## job 5070
// RISC
module RISC (destinoWrWB,escribir,PCsrc,result,PCoutMEM,NReset,clk,alu_outMEM,WriteDataInMEM,datoMemOut,InstruccionIn,PCinIF,MemWriteInMEM);
  input [31:0] datoMemOut,InstruccionIn;
  input NReset,clk;
  output escribir,PCsrc,MemWriteInMEM;
  output [3:0] destinoWrWB;
  output [31:0] result,PCoutMEM,alu_outMEM,PCinIF,WriteDataInMEM;
  wire [31:0] InstruccionIn,PCoutIF,PCinIF;
  wire [31:0] InstruccionOut,inm_extID,PCinID,PCoutID;
  wire [3:0] destinoWrOutID;
  wire mbsID,negarID,jumpID,RegWriteoutID,MemtoRegID,MemWriteID,BranchID,ALUsrcID;
  wire [2:0] functID;
  wire [31:0] dato1EX,dato2EX,inm_extEX,PCinEX,PCoutEX,dataWrMemEX,alu_outEX;
  wire [3:0] destinoWrInEX,destinoWrOutEX;
  wire [2:0] functEX;
  wire RegWriteOutEX,RegWriteInEX,MemtoRegOutEX,MemtoRegInEX,MemWriteOutEX,MemWriteInEX,BranchOutEX,BranchInEX,ALUsrcEX,zeroEX,jumpEX,negarEX,mbsEX;
  wire BranchInMEM,jumpMEM,zeroMEM,MemWriteInMEM,MemWriteOutMEM,RegWriteInMEM,RegWriteOutMEM,MemtoRegInMEM,MemtoRegOutMEM;
  wire [3:0] destinoWrInMEM,destinoWrOutMEM;
  wire [31:0] datoMemOut,PCinMEM,WriteDataInMEM,alu_outWB1;
  wire [31:0] data_mem,alu_outWB2;
  wire [3:0] destinoWrInWB;
  wire RegWriteInWB,MemtoRegInWB;
  IF IF (
  .PCout(PCoutIF),
  .PCin(PCinIF));
  ID ID (
  .mbs(mbsID),
  .negar(negarID),
  .jump(jumpID),
  .dato1(dato1EX),
  .dato2(dato2EX),
  .destinoWrOut(destinoWrOutID),
  .inm_ext(inm_extID),
  .RegWriteout(RegWriteoutID),
  .MemtoReg(MemtoRegID),
  .MemWrite(MemWriteID),
  .Branch(BranchID),
  .ALUsrc(ALUsrcID),
  .funct(functID),
  .PCout(PCoutID),
  .Instruccion(InstruccionOut),
  .PCin(PCinID),
  .RegWritein(escribir),
  .dataWr(result),
  .destinoWrIn(destinoWrWB),
  .rst(NReset),
  .clk(clk));
  EX EX (
  .PCout(PCoutEX),
  .dataWrMem(dataWrMemEX),
  .destinoWrOut(destinoWrOutEX),
  .zeroOut(zeroEX),
  .alu_out(alu_outEX),
  .RegWriteOut(RegWriteOutEX),
  .MemtoRegOut(MemtoRegOutEX),
  .MemWriteOut(MemWriteOutEX),
  .BranchOut(BranchOutEX),
  .RegWriteIn(RegWriteInEX),
  .MemtoRegIn(MemtoRegInEX),
  .MemWriteIn(MemWriteInEX),
  ...
For scale: ~8800 cells after synthesis, about 1400 flip-flops, roughly 230 I/O pins, ~72000 um^2 of cells after synthesis.
clock: 8.0 ns
lec_check: 0
abc_area: 1
cap_margin: 10
cell_pad_in_sites_detail_placement: 2
cell_pad_in_sites_global_placement: 2
core_aspect_ratio: 1.11
core_margin: 3
core_utilization: 40
cts_cluster_diameter: 47
gpl_routability_driven: 0
hold_slack_margin: -0.08
setup_slack_margin: 0.25
slew_margin: 20
tns_end_percent: 20
run.sh (not shown) runs the stock make flow with config.mk's settings and CLKGATE_MAP_FILE=.
Job 5070 | stages: all done | timing, DRC, antenna: all pass
The following lists how job 8465 was set up differently from job 5070:
- removing CTS_CLUSTER_DIAMETER (formerly 47)
- changing CAP_MARGIN from 10 to 20
- removing HOLD_SLACK_MARGIN (formerly -0.08)
- removing CELL_PAD_IN_SITES_GLOBAL_PLACEMENT (formerly 2)
- removing TNS_END_PERCENT (formerly 20)
- removing GPL_ROUTABILITY_DRIVEN (formerly 0)
- removing CORE_ASPECT_RATIO (formerly 1.11)
- removing SETUP_SLACK_MARGIN (formerly 0.25)
- changing CORE_UTILIZATION from 40 to 56
- changing CORE_MARGIN from 3 to 2
- removing ABC_AREA (formerly 1)
- removing CELL_PAD_IN_SITES_DETAIL_PLACEMENT (formerly 2)
- changing the clock period (ns, I/O delays scaled along) from 8.0 to 3.82
Findings:
Job 5070 and job 8465: one clean run, job 5070; the rest did not finish clean.
Relative to job 5070, clock tree cell share of total cell area has decreased by 1.4 points in job 8465.
Taking job 5070 as the reference, in job 8465 post-synth design cell area now sits lower; global-route usage -0.72 points.
> inputs changed (job 8465 -> job 3838)
- ABC_AREA newly set to 1
- CTS_CLUSTER_DIAMETER newly set to 160
- CORE_UTILIZATION changed from 56 to 72
- the clock period (ns, I/O delays scaled along) changed from 3.82 to 3.91
--- outcome ---
Job 3838 vs job 8465, placer congestion estimate went up by about 7%.
Taking job 8465 as the reference, in job 3838 clock buffer count from CTS lost 4.0%; core area lost 18000 um^2; post-detailed-placement half-perimeter wirelength picked up an extra about 28%; post-place setup slack picked up an extra 0.97 ns.
Die area improves in job 3838 relative to job 8465.
Against job 8465, number of placed instances with taps included in job 3838 rose by more than a quarter.
Job 3838 did not finish; the tool stopped in global routing with error ODB-0269.
Taking job 8465 as the reference point, the number of standard-cell rows in the floorplan of job 3838 falls by 10.
> inputs changed (job 3838 -> job 1929)
- ABC_AREA: 1 -> unset
- CORE_UTILIZATION: 72 -> 40
- CTS_CLUSTER_DIAMETER: 160 -> unset
- the clock period (ns, I/O delays scaled along): 3.91 -> 8.0
[summary]
Job 1929: no failed stages, no open violations at the end
[compare] base=job 3838 new=job 1929: number of hold-repair buffers added at the cts stage went down by 1, sequential share of the synthesized area went up by 4.3 points, fraction of the mapped netlist area in compound gates went down by 6.1 points, area fraction in mux cells went up by 10 points, instance area after placement went down by 6400 um^2.
Job 1929 vs. job 3838: number of cells in Yosys stat lower, die area rose by about 65%, number of buffers inserted during clock tree synthesis went up, number of flops mapped to enable cells by yosys level.
Here is what was changed in the inputs of job 7878 compared with job 1929.
- SLEW_MARGIN changed from 20 to 30
- MIN_ROUTING_LAYER newly set to met2
- CORE_UTILIZATION changed from 40 to 70
- CELL_PAD_IN_SITES_DETAIL_PLACEMENT newly set to 2
- ABC_AREA newly set to 1
- CAP_MARGIN changed from 20 to 30
- GPL_TIMING_DRIVEN newly set to 0
- TNS_END_PERCENT newly set to 15
- PLACE_DENSITY_LB_ADDON newly set to 0.16
- GPL_ROUTABILITY_DRIVEN newly set to 1
- CELL_PAD_IN_SITES_GLOBAL_PLACEMENT newly set to 2
==> comparison <==
Job 7878 did not finish: a tool error stopped it during global placement without I/O. Between job 7878 and job 1929, it is job 7878 whose average cell area after synthesis is lower, by 23%. Post-synthesis sequential area ratio, job 7878 and job 1929: lower on job 7878. [job 7878] chip area in the Yosys report rose 5600 um^2 relative to job 1929.
Input changes introduced in job 3767 (baseline for comparison: job 7878):
- clearing MIN_ROUTING_LAYER, which used to be met2
- clearing ABC_AREA, which used to be 1
- clearing PLACE_DENSITY_LB_ADDON, which used to be 0.16
- swapping 70 for 40 in CORE_UTILIZATION
- swapping 30 for 20 in SLEW_MARGIN
- clearing CELL_PAD_IN_SITES_GLOBAL_PLACEMENT, which used to be 2
- clearing GPL_ROUTABILITY_DRIVEN, which used to be 1
- clearing CELL_PAD_IN_SITES_DETAIL_PLACEMENT, which used to be 2
- swapping 30 for 20 in CAP_MARGIN
- clearing TNS_END_PERCENT, which used to be 15
- clearing GPL_TIMING_DRIVEN, which used to be 0
- swapping 8.0 for 6.66 in the clock period (ns, I/O delays scaled along)
--- outcome ---
Compared with job 7878, job 3767 shows synthesis area per yosys that has gone down by a little under 10%.
Compared with job 7878, job 3767 shows synthesized area that has gone down by a little under 10%.
Die extent in y: job 3767 > job 7878
Compound-gate portion of the synthesized area is higher on job 7878
Sequential area share after synthesis is lower on job 7878
Against job 7878 as the reference, job 3767 delivers a higher chip area.
Job 3767 did not stop at any stage, and its layout met the timing, design-rule and antenna checks.
Relative to job 7878, core box area has increased by 63000 um^2 in job 3767.
Between job 7878 and job 3767, the flow reports synthesized area divided by synthesized cell count increasing by more than a quarter.

* * *

Starting RTL as in the previous note.
clock: 4.69 ns
lec_check: 0
abc_area: 1
cap_margin: 20
cell_pad_in_sites_detail_placement: 0
core_aspect_ratio: 0.63
core_margin: 4
core_utilization: 31
cts_cluster_diameter: 172
gpl_routability_driven: 1
gpl_timing_driven: 0
max_routing_layer: met5
min_routing_layer: met2
setup_slack_margin: -0.4
slew_margin: 25
The baseline failed in global routing (5_1_grt).
Then changed:
Settings changed: ABC_AREA 1 to unset, CELL_PAD_IN_SITES_DETAIL_PLACEMENT 0 to unset, CORE_ASPECT_RATIO 0.63 to unset, CORE_MARGIN 4 to 2, CORE_UTILIZATION 31 to 20, CTS_CLUSTER_DIAMETER 172 to unset, GPL_ROUTABILITY_DRIVEN 1 to unset, GPL_TIMING_DRIVEN 0 to unset, MAX_ROUTING_LAYER met5 to unset, MIN_ROUTING_LAYER met2 to unset, SETUP_SLACK_MARGIN -0.4 to unset, SLEW_MARGIN 25 to 20.
Clock period 4.69 ns to 6.66 ns, I/O delays scaled along.
=> The changed run ran to the end with no violations. Synthesized cell count is lower by about 30%. Synthesized area is lower by about 8%. Die size is higher by 40%.
Then changed:
Settings changed: ABC_AREA set to 1, CORE_UTILIZATION 20 to 72, CTS_CLUSTER_DIAMETER set to 397, PLACE_DENSITY set to 0.4.
Clock period 6.66 ns to 3.79 ns, I/O delays scaled along.
Effect: With this change the flow produced a layout that fails on negative setup slack. Core utilization climbs by 60 points. Hold slack improved by 0.0044 ns. Clock power went up by well over a third. Register-to-register slack loses 1.0 ns. Count of clock-buffer cells in the layout goes down by 26. Sequential share of layout area came out lower by 2.1 points. Setup slack is worse by 1.0 ns. Sequential power came out higher by well over a third. Cell count fell by a few percent.
Then changed:
Settings changed: ABC_AREA 1 to unset, CORE_UTILIZATION 72 to 52, CTS_CLUSTER_DIAMETER 397 to unset, PLACE_DENSITY 0.4 to unset.
The changed run ran to the end with violations: negative setup slack.
Clock-buffer cell count goes up by 12.
Sequential power climbs by roughly a tenth.
Final area is lower by a few percent.
Worst setup slack gets worse by 0.97 ns.
Then changed:
Settings changed: CORE_UTILIZATION 52 to 72, CTS_CLUSTER_SIZE set to 44, PLACE_DENSITY set to 0.65.
Clock period 3.79 ns to 3.7 ns, I/O delays scaled along.
The new run completed, yet does not pass: negative setup slack.
Hold slack is about the same.
Total power rose by 4.9%.
Wire length rose by about 10%.
Utilization rose by 24 points.
Setup slack gets worse by 0.034 ns.
Area after synthesis is unchanged.
Global-route usage rose by 17 points.
Count of clock-buffer cells in the layout fell by 23.

* * *

RISC again, from the RTL that the note above started with.
clock: 4.01 ns
lec_check: 0
cap_margin: 30
cell_pad_in_sites_detail_placement: 0
core_margin: 2
core_utilization: 61
cts_cluster_diameter: 365
gpl_routability_driven: 0
max_routing_layer: met5
min_routing_layer: met1
place_density_lb_addon: 0.03
setup_slack_margin: 1.19
slew_margin: 0
The first run ran to the end with violations: setup timing.
Change:
ABC_AREA = 1   (was unset)
CAP_MARGIN = 40   (was 30)
CORE_MARGIN = 4   (was 2)
CORE_UTILIZATION = 46   (was 61)
GPL_ROUTABILITY_DRIVEN = 1   (was 0)
GPL_TIMING_DRIVEN = 0   (was unset)
MIN_ROUTING_LAYER = met2   (was met1)
PLACE_DENSITY_LB_ADDON = unset   (was 0.03)
SETUP_SLACK_MARGIN = -0.2   (was 1.19)
clock period = 7.82 ns   (was 4.01 ns; I/O delays follow)
What happened: This time the run stopped in global routing. Die area rises by 46%. Synthesized area came out higher by 8.5%. Synthesized cell count rises by 41%.
Change:
ABC_AREA = unset   (was 1)
CAP_MARGIN = 10   (was 40)
CELL_PAD_IN_SITES_DETAIL_PLACEMENT = unset   (was 0)
CORE_MARGIN = 3   (was 4)
CORE_UTILIZATION = 40   (was 46)
CTS_CLUSTER_DIAMETER = 101   (was 365)
GPL_ROUTABILITY_DRIVEN = unset   (was 1)
GPL_TIMING_DRIVEN = unset   (was 0)
MAX_ROUTING_LAYER = unset   (was met5)
MIN_ROUTING_LAYER = unset   (was met2)
SETUP_SLACK_MARGIN = unset   (was -0.2)
SLEW_MARGIN = 20   (was 0)
clock period = 8.0 ns   (was 7.82 ns; I/O delays follow)
The changed run went through all stages and came out clean.
Synthesized area shrinks by 7.8%.
Die area grows by 4.9%.
Synthesized cell count shrinks by 29%.

* * *

## ember
Starting RTL as in the previous note.
Design RISC, start of the top module:
module RISC (destinoWrWB,escribir,PCsrc,result,PCoutMEM,NReset,clk,alu_outMEM,WriteDataInMEM,datoMemOut,InstruccionIn,PCinIF,MemWriteInMEM);
export LEC_CHECK = 0
export CAP_MARGIN = 20
export CORE_MARGIN = 2
export CORE_UTILIZATION = 72
export CTS_CLUSTER_SIZE = 46
export PLACE_DENSITY = 0.67
export SETUP_SLACK_MARGIN = -0.37
export SLEW_MARGIN = 10
create_clock -name core_clock -period 3.7 [get_ports {clk}]
Final checks on ember, whose flow otherwise completed, came back failing, citing setup timing.
Inputs modified between ember and amber:
# ember
export LEC_CHECK = 0
export CAP_MARGIN = 20
export CORE_MARGIN = 2
export CORE_UTILIZATION = 72
export CTS_CLUSTER_SIZE = 46
export PLACE_DENSITY = 0.67
export SETUP_SLACK_MARGIN = -0.37
export SLEW_MARGIN = 10
create_clock -name core_clock -period 3.7 [get_ports {clk}]
# amber
export LEC_CHECK = 0
export CAP_MARGIN = 20
export CORE_MARGIN = 2
export CORE_UTILIZATION = 40
export SLEW_MARGIN = 20
create_clock -name core_clock -period 10.2 [get_ports {clk}]
[summary]
- amber: flow completed, timing, DRC and antenna clean
- ember has higher total global-route track usage than amber.
- Going from ember to amber, the global routing met1 resource utilization was found to have gone down by 26 points.
- Min internal cell power across ember and amber: amber
- The post-CTS setup repair buffer count in amber was lower than what ember gave.
- Part of the total power dissipated in the clock network: lower on ember
- Setup slack: amber > ember
- Area of all placed cells without fillers (higher): ember
> inputs changed (amber -> nickel)
# amber
export LEC_CHECK = 0
export CAP_MARGIN = 20
export CORE_MARGIN = 2
export CORE_UTILIZATION = 40
export SLEW_MARGIN = 20
create_clock -name core_clock -period 10.2 [get_ports {clk}]
# nickel
export LEC_CHECK = 0
export CAP_MARGIN = 20
export CORE_MARGIN = 2
export CORE_UTILIZATION = 72
export CTS_CLUSTER_SIZE = 44
export PLACE_DENSITY = 0.65
export SLEW_MARGIN = 20
export TNS_END_PERCENT = 5
create_clock -name core_clock -period 3.7 [get_ports {clk}]
Findings:
Layout checks on nickel: not met. Flow itself completed; violations: setup timing. Compared to amber, nickel reaches a higher achievable clock. Routed wire in nickel totals more than in amber. Between amber and nickel, the clock transition at the registers of the reported paths figures differ only marginally. Relative to amber, the synthesis-to-finish area growth of nickel is higher by 4.1 points. Number of non-clock buffers is lower on amber. Against amber as the reference, nickel delivers a lower slack of the critical path. Diff amber -> nickel | post-layout minimum cycle time | decrease of 1590 ps.
The following lists how raven was set up differently from nickel:
# nickel
export LEC_CHECK = 0
export CAP_MARGIN = 20
export CORE_MARGIN = 2
export CORE_UTILIZATION = 72
export CTS_CLUSTER_SIZE = 44
export PLACE_DENSITY = 0.65
export SLEW_MARGIN = 20
export TNS_END_PERCENT = 5
create_clock -name core_clock -period 3.7 [get_ports {clk}]
# raven
export LEC_CHECK = 0
export CAP_MARGIN = 20
export CORE_MARGIN = 2
export CORE_UTILIZATION = 65
export HOLD_SLACK_MARGIN = -0.09
export SLEW_MARGIN = 20
export TNS_END_PERCENT = 5
create_clock -name core_clock -period 8.0 [get_ports {clk}]
--- outcome ---
- raven completed; timing, DRC and antenna clean
- Against nickel, raven comes in 12% higher on final-layout clock buffer total.
- Changes observed in raven relative to nickel: leakage power now smaller; total via count after detailed routing went down; cell area after layout shows a reduction of 5.2%; number of buffers other than clock buffers in the final layout saw a decrease.
Here is what was changed in the inputs of garnet compared with raven.
# raven
export LEC_CHECK = 0
export CAP_MARGIN = 20
export CORE_MARGIN = 2
export CORE_UTILIZATION = 65
export HOLD_SLACK_MARGIN = -0.09
export SLEW_MARGIN = 20
export TNS_END_PERCENT = 5
create_clock -name core_clock -period 8.0 [get_ports {clk}]
# garnet
export LEC_CHECK = 0
export CAP_MARGIN = 20
export CELL_PAD_IN_SITES_DETAIL_PLACEMENT = 2
export CORE_MARGIN = 2
export CORE_UTILIZATION = 40
export GPL_ROUTABILITY_DRIVEN = 0
export MIN_ROUTING_LAYER = met2
export PLACE_DENSITY = 0.51
export SLEW_MARGIN = 40
export TNS_END_PERCENT = 15
create_clock -name core_clock -period 8.0 [get_ports {clk}]
garnet went all the way through synthesis, placement and routing and the layout is clean on timing, DRC and antenna.
~same remaining routing DRC violations in raven and garnet
garnet reports its slowest cell on the critical path as sky130_fd_sc_hd__o31ai_1 while raven reports sky130_fd_sc_hd__dfrtp_2.
Effective utilization at floorplan: garnet vs raven down 26 points
Re iteration count of the initial detailed-routing pass: raven was lower than garnet.
raven → garnet: delay contributed by the slowest stage of the critical path higher; detailed-route wire length saw an increase; final cell count picked up an extra about 12%.
Input-level comparison between tundra and garnet:
# garnet
export LEC_CHECK = 0
export CAP_MARGIN = 20
export CELL_PAD_IN_SITES_DETAIL_PLACEMENT = 2
export CORE_MARGIN = 2
export CORE_UTILIZATION = 40
export GPL_ROUTABILITY_DRIVEN = 0
export MIN_ROUTING_LAYER = met2
export PLACE_DENSITY = 0.51
export SLEW_MARGIN = 40
export TNS_END_PERCENT = 15
create_clock -name core_clock -period 8.0 [get_ports {clk}]
# tundra
export LEC_CHECK = 0
export ABC_AREA = 1
export CAP_MARGIN = 20
export CELL_PAD_IN_SITES_DETAIL_PLACEMENT = 2
export CELL_PAD_IN_SITES_GLOBAL_PLACEMENT = 2
export CORE_MARGIN = 2
export CORE_UTILIZATION = 70
export GPL_ROUTABILITY_DRIVEN = 1
export MIN_ROUTING_LAYER = met2
export PLACE_DENSITY_LB_ADDON = 0.16
export SLEW_MARGIN = 30
export TNS_END_PERCENT = 15
create_clock -name core_clock -period 8.0 [get_ports {clk}]
In tundra relative to garnet, die area had gone down by more than a quarter.
Flow for tundra halted at global placement without I/O, error code FLW-0024.
garnet closes out successfully: all stages finished, all timing, DRC and antenna checks passed.
Looking at instance count of the mapped netlist across tundra and garnet, the one that comes out lower is garnet.
Total number of placement rows went down by more than 10% going from garnet to tundra.
garnet has higher overall die height than tundra.
Area share of xor/xnor cells in the synthesized design sits lower in tundra than in garnet.
Power is estimated from default activity; no workload was simulated.
